Design processor, start of the top module:
module processor
(
	input wire clk_i,
	input wire rst_i,
	input wire stall_i,
	output wire [31:0] addr_o,
	input wire [31:0] data_i,
	output wire [31:0] data_o,
	output wire [3:0] data_w_o,
	output wire [2:0] data_mode_o,
	input wire [7:0] extio_in,
	output wire [7:0] extio_out
);
Settings: LEC_CHECK=0, ABC_AREA=1, CAP_MARGIN=20, CELL_PAD_IN_SITES_DETAIL_PLACEMENT=1, CELL_PAD_IN_SITES_GLOBAL_PLACEMENT=1, CORE_ASPECT_RATIO=0.77, CORE_MARGIN=2, CORE_UTILIZATION=38, CTS_CLUSTER_DIAMETER=186, GPL_ROUTABILITY_DRIVEN=1, GPL_TIMING_DRIVEN=0, HOLD_SLACK_MARGIN=0.09, MAX_ROUTING_LAYER=met4, PLACE_DENSITY_LB_ADDON=0.13, SETUP_SLACK_MARGIN=0.75, SLEW_MARGIN=20, TNS_END_PERCENT=90; clock period 15.0 ns.
run.sh (not shown) runs the stock make flow with config.mk's settings and CLKGATE_MAP_FILE=.
The baseline passed the timing, design-rule and antenna checks.
==> next run, changes <==
==> flow/config.mk (replaced) <==
export PLATFORM = sky130hd
export DESIGN_NAME = processor
export DESIGN_NICKNAME = processor
export VERILOG_FILES = /design/flow/design.v
export SDC_FILE = /design/flow/constraint.sdc
export NUM_CORES = 4
export LEC_CHECK = 0
export CAP_MARGIN = 20
export CORE_MARGIN = 2
export CORE_UTILIZATION = 66
export MAX_ROUTING_LAYER = met4
export SLEW_MARGIN = 20
==> flow/constraint.sdc (replaced) <==
create_clock -name core_clock -period 8.4 [get_ports {clk_i}]
set_input_delay 1.6800 -clock core_clock [delete_from_list [all_inputs] [get_ports {clk_i}]]
set_output_delay 1.6800 -clock core_clock [all_outputs]
set_load 0.01 [all_outputs]
After rerunning:
- The changed run failed in 5_1_grt, error GRT-0116
- area after synthesis went down by a few percent
- synthesized cell count went down by a quarter to a third
- die size went down by well over a third

========
build 26:
processor again, from the RTL that the note above started with.
make LEC_CHECK=0 CAP_MARGIN=20 CORE_MARGIN=2 CORE_UTILIZATION=65 CTS_CLUSTER_DIAMETER=32 MAX_ROUTING_LAYER=met4 SETUP_SLACK_MARGIN=1.98 SLEW_MARGIN=20 TNS_END_PERCENT=5 finish   # period 9.79 ns
Tool error GRT-0116 stopped build 26 during global routing; no final results.
Edits applied to the flow inputs when going from build 26 to build 52:
# build 26
export LEC_CHECK = 0
export CAP_MARGIN = 20
export CORE_MARGIN = 2
export CORE_UTILIZATION = 65
export CTS_CLUSTER_DIAMETER = 32
export MAX_ROUTING_LAYER = met4
export SETUP_SLACK_MARGIN = 1.98
export SLEW_MARGIN = 20
export TNS_END_PERCENT = 5
create_clock -name core_clock -period 9.79 [get_ports {clk_i}]
# build 52
export LEC_CHECK = 0
export CAP_MARGIN = 20
export CORE_MARGIN = 2
export CORE_UTILIZATION = 40
export SLEW_MARGIN = 20
create_clock -name core_clock -period 12.0 [get_ports {clk_i}]
Notes after the runs:
Build 52: all stages complete, timing, DRC and antenna checks passed. The starting utilization of the core area of build 52 falls short of that of build 26 by 25 points. Measured against build 26, the total core area of build 52 comes out at 1.6 times the reference value. Changes observed in build 52 relative to build 26: number of H-tree levels lower; number of buffers added by the clock tree synthesis step lost about 37%. Build 52 ends up with a area of the die that is 62% higher than in build 26.
Modified inputs, build 90 compared to build 52
# build 52
export LEC_CHECK = 0
export CAP_MARGIN = 20
export CORE_MARGIN = 2
export CORE_UTILIZATION = 40
export SLEW_MARGIN = 20
create_clock -name core_clock -period 12.0 [get_ports {clk_i}]
# build 90
export LEC_CHECK = 0
export ABC_AREA = 1
export CAP_MARGIN = 15
export CELL_PAD_IN_SITES_DETAIL_PLACEMENT = 2
export CELL_PAD_IN_SITES_GLOBAL_PLACEMENT = 1
export CORE_ASPECT_RATIO = 0.77
export CORE_MARGIN = 2
export CORE_UTILIZATION = 40
export HOLD_SLACK_MARGIN = 0.19
export MAX_ROUTING_LAYER = met4
export SLEW_MARGIN = 20
create_clock -name core_clock -period 12.0 [get_ports {clk_i}]
Results
Build 90 has multi-input logic portion of the cell area below what build 52 had. Measured against build 52, the number of instances in the synthesized netlist of build 90 comes out at 1.5 times the reference value. Top routing layer in use = met5: build 52; top routing layer in use = met4: build 90. Relative to build 52, the final standard cell utilization of the core of build 90 is lower by 1.0 points. The number of nets in the finished design in build 90 was higher than what build 52 gave. Build 90: full flow OK, the timing, design-rule and antenna checks passed. Of the two values seen for startpoint of the most critical setup path, core.imm_u_r[21] was produced by build 52 and core.imm_u_r[22] by build 90.
Edits applied to the flow inputs when going from build 90 to build 92:
# build 90
export LEC_CHECK = 0
export ABC_AREA = 1
export CAP_MARGIN = 15
export CELL_PAD_IN_SITES_DETAIL_PLACEMENT = 2
export CELL_PAD_IN_SITES_GLOBAL_PLACEMENT = 1
export CORE_ASPECT_RATIO = 0.77
export CORE_MARGIN = 2
export CORE_UTILIZATION = 40
export HOLD_SLACK_MARGIN = 0.19
export MAX_ROUTING_LAYER = met4
export SLEW_MARGIN = 20
create_clock -name core_clock -period 12.0 [get_ports {clk_i}]
# build 92
export LEC_CHECK = 0
export CAP_MARGIN = 20
export CORE_MARGIN = 2
export CORE_UTILIZATION = 9
export SLEW_MARGIN = 20
create_clock -name core_clock -period 16.1 [get_ports {clk_i}]
Build 92 finished every stage and its layout cleared the timing, design-rule and antenna checks. Diff build 92..build 90 | summed negative setup slack over all endpoints | unchanged. Against build 90 as the reference, build 92 delivers a lower number of non-clock inverters. Taking build 90 as the reference point, the worst hold slack of build 92 falls by 14 ps. Taking build 90 as the reference point, the area share of and-or/or-and cells after synthesis of build 92 falls by 2.2 points. The run showing the greater met2 usage in global routing is build 90. Diff build 90 -> build 92 | number of cells in Yosys stat | decrease of 2484. Relative to build 90, the sum of routed wire length over all layers measured on build 92 has decreased by more than 10%.
